==> v18: inputs <==
Design TL_UART, start of the top module:
module TL_UART #(
    parameter [15:0] C_DEFAULT_BAUD_RATE = 16'd868,
    parameter C_DEFAULT_TX_ON = 1,
    parameter C_DEFAULT_RX_ON = 1,
    parameter C_TILELINK_ID_WIDTH = 1
) (
    input  wire                           uart_clock_i,
    input  wire                           uart_reset_i,
    input  wire [                    2:0] uart_a_opcode,
    input  wire [                    2:0] uart_a_param,
    input  wire [                    2:0] uart_a_size,
    input  wire [C_TILELINK_ID_WIDTH-1:0] uart_a_source,
    input  wire [                   11:0] uart_a_address,
    input  wire [                    3:0] uart_a_mask,
    input  wire [                   31:0] uart_a_data,
    input  wire                           uart_a_corrupt,
    input  wire                           uart_a_valid,
    output wire                           uart_a_ready,
    output wire [                    2:0] uart_d_opcode,
    output wire [                    1:0] uart_d_param,
    output wire [                    2:0] uart_d_size,
    output wire [C_TILELINK_ID_WIDTH-1:0] uart_d_source,
    output wire                           uart_d_denied,
    output wire [                   31:0] uart_d_data,
    output wire                           uart_d_corrupt,
    output wire                           uart_d_valid,
    input  wire                           uart_d_ready,
    input  wire                           UART_RX,
    output wire                           UART_TX,
    output wire                           UART_RX_IRQ,
    output wire                           UART_TX_IRQ
);
  localparam AW = 12;
  ...
clock: 4.09 ns
lec_check: 0
cap_margin: 10
cell_pad_in_sites_detail_placement: 2
cell_pad_in_sites_global_placement: 2
core_aspect_ratio: 1.76
core_margin: 5
core_utilization: 65
cts_cluster_diameter: 72
cts_cluster_size: 34
gpl_routability_driven: 0
gpl_timing_driven: 1
max_routing_layer: met5
min_routing_layer: met2
place_density: 0.6
slew_margin: 20
tns_end_percent: 40
run.sh (not shown) runs the stock make flow with config.mk's settings and CLKGATE_MAP_FILE=.
==> v15 (differences from v18) <==
==> flow/config.mk (replaced) <==
export PLATFORM = sky130hd
export DESIGN_NAME = TL_UART
export DESIGN_NICKNAME = TL_UART
export VERILOG_FILES = /design/flow/design.v
export SDC_FILE = /design/flow/constraint.sdc
export NUM_CORES = 4
export LEC_CHECK = 0
export CAP_MARGIN = 0
export CORE_MARGIN = 2
export CORE_UTILIZATION = 72
export PLACE_DENSITY = 0.6
export SLEW_MARGIN = 20
==> flow/constraint.sdc (replaced) <==
create_clock -name core_clock -period 2.63 [get_ports {uart_clock_i}]
set_input_delay 0.5260 -clock core_clock [delete_from_list [all_inputs] [get_ports {uart_clock_i}]]
set_output_delay 0.5260 -clock core_clock [all_outputs]
set_load 0.01 [all_outputs]
==> summary.txt <==
run metrics: status did not finish, Halt Stage detailed placement, Error Error: detail_place.tcl, 38 bad optional access, Adder Share, Synth 0.0160, DIE WIDTH 169 µm, FP Rows 103, die area 49,300 µm², Die Y 291 µm, Core ar. 44,600 µm², ys async rst share 0, Post-synth seq share 0.678, Synth top area share 0.583, fp util 0.652, I/O pin cnt 112
(the above is from v18)
==> summary.txt <==
fresh numbers from the pnr run: Synth top area share 0.583, status finished with violations, I/O pin cnt 112, Adder Share, Synth 0.0160, setup ws final -0.104 ns, Die Y 205 µm, Setup violations, final 1, violated checks negative setup slack
(the above is from v15)

---

==> run a: inputs <==
Starting RTL as in the previous note.
==> flow/design.v (excerpt) <==
module TL_UART #(
    parameter [15:0] C_DEFAULT_BAUD_RATE = 16'd868,
    parameter C_DEFAULT_TX_ON = 1,
    parameter C_DEFAULT_RX_ON = 1,
    parameter C_TILELINK_ID_WIDTH = 1
) (
    input  wire                           uart_clock_i,
    input  wire                           uart_reset_i,
    input  wire [                    2:0] uart_a_opcode,
    input  wire [                    2:0] uart_a_param,
    input  wire [                    2:0] uart_a_size,
    input  wire [C_TILELINK_ID_WIDTH-1:0] uart_a_source,
    input  wire [                   11:0] uart_a_address,
    input  wire [                    3:0] uart_a_mask,
    input  wire [                   31:0] uart_a_data,
    input  wire                           uart_a_corrupt,
    input  wire                           uart_a_valid,
    output wire                           uart_a_ready,
    output wire [                    2:0] uart_d_opcode,
    output wire [                    1:0] uart_d_param,
    output wire [                    2:0] uart_d_size,
    output wire [C_TILELINK_ID_WIDTH-1:0] uart_d_source,
    output wire                           uart_d_denied,
    output wire [                   31:0] uart_d_data,
    output wire                           uart_d_corrupt,
    output wire                           uart_d_valid,
    input  wire                           uart_d_ready,
    input  wire                           UART_RX,
    output wire                           UART_TX,
    output wire                           UART_RX_IRQ,
    output wire                           UART_TX_IRQ
);
Settings: LEC_CHECK=0, ABC_AREA=0, CAP_MARGIN=35, CELL_PAD_IN_SITES_GLOBAL_PLACEMENT=3, CORE_ASPECT_RATIO=1.47, CORE_MARGIN=2, CORE_UTILIZATION=47, GPL_TIMING_DRIVEN=1, PLACE_DENSITY_LB_ADDON=0.11, SETUP_SLACK_MARGIN=0.93, SLEW_MARGIN=20, TNS_END_PERCENT=10; clock period 7.37 ns.
==> run b: changes against run a <==
- ABC_AREA: 0 -> default
- CAP_MARGIN: 35 -> 20
- CELL_PAD_IN_SITES_GLOBAL_PLACEMENT: 3 -> default
- CORE_ASPECT_RATIO: 1.47 -> default
- CORE_UTILIZATION: 47 -> 64
- GPL_TIMING_DRIVEN: 1 -> default
- PLACE_DENSITY: default -> 0.6
- PLACE_DENSITY_LB_ADDON: 0.11 -> default
- SETUP_SLACK_MARGIN: 0.93 -> default
- TNS_END_PERCENT: 10 -> default
==> flow/constraint.sdc (replaced) <==
create_clock -name core_clock -period 3.33 [get_ports {uart_clock_i}]
set_input_delay 0.6660 -clock core_clock [delete_from_list [all_inputs] [get_ports {uart_clock_i}]]
set_output_delay 0.6660 -clock core_clock [all_outputs]
set_load 0.01 [all_outputs]
==> summary.txt <==
flow finished, numbers: CP Depth 12, CP Data Required Time 3.85 ns, post-route insts no fill 2,681, outcome timing/DRC/antenna clean, Crit Path Max Fanout 5, M2 GR Usage 46.3%, Final Power 17,800 uW, pre-CTS WS 0.0709 ns, CP bufs+invs 2, Clk pwr share 41.9%, Sequential Power Share a little over half, CP peak stage delay around 0.46 ns, fin crit period 2.95 ns, met2 wire len ~32 mm
Source of the figures above: run b

==> summary.txt <==
flow finished, numbers: met2 wire len ~40 mm, logic gate share of total power under 10%, CP peak stage delay 0.78 ns, Final Power 8260 uW, Crit Path Max Fanout 8, core area 0.0612 mm^2, Clk pwr share 43.3%, Placement Rows 110, CP Depth 7, pre-CTS WS 2.41 ns, CP bufs+invs 1, Pwr Density between 200 and 300 mW/mm^2, Sequential Power Share 52.4%, outcome timing/DRC/antenna clean, fin crit period 4.33 ns
Source of the figures above: run a

Power figures rest on the tool's default switching activity, not on a simulated workload.
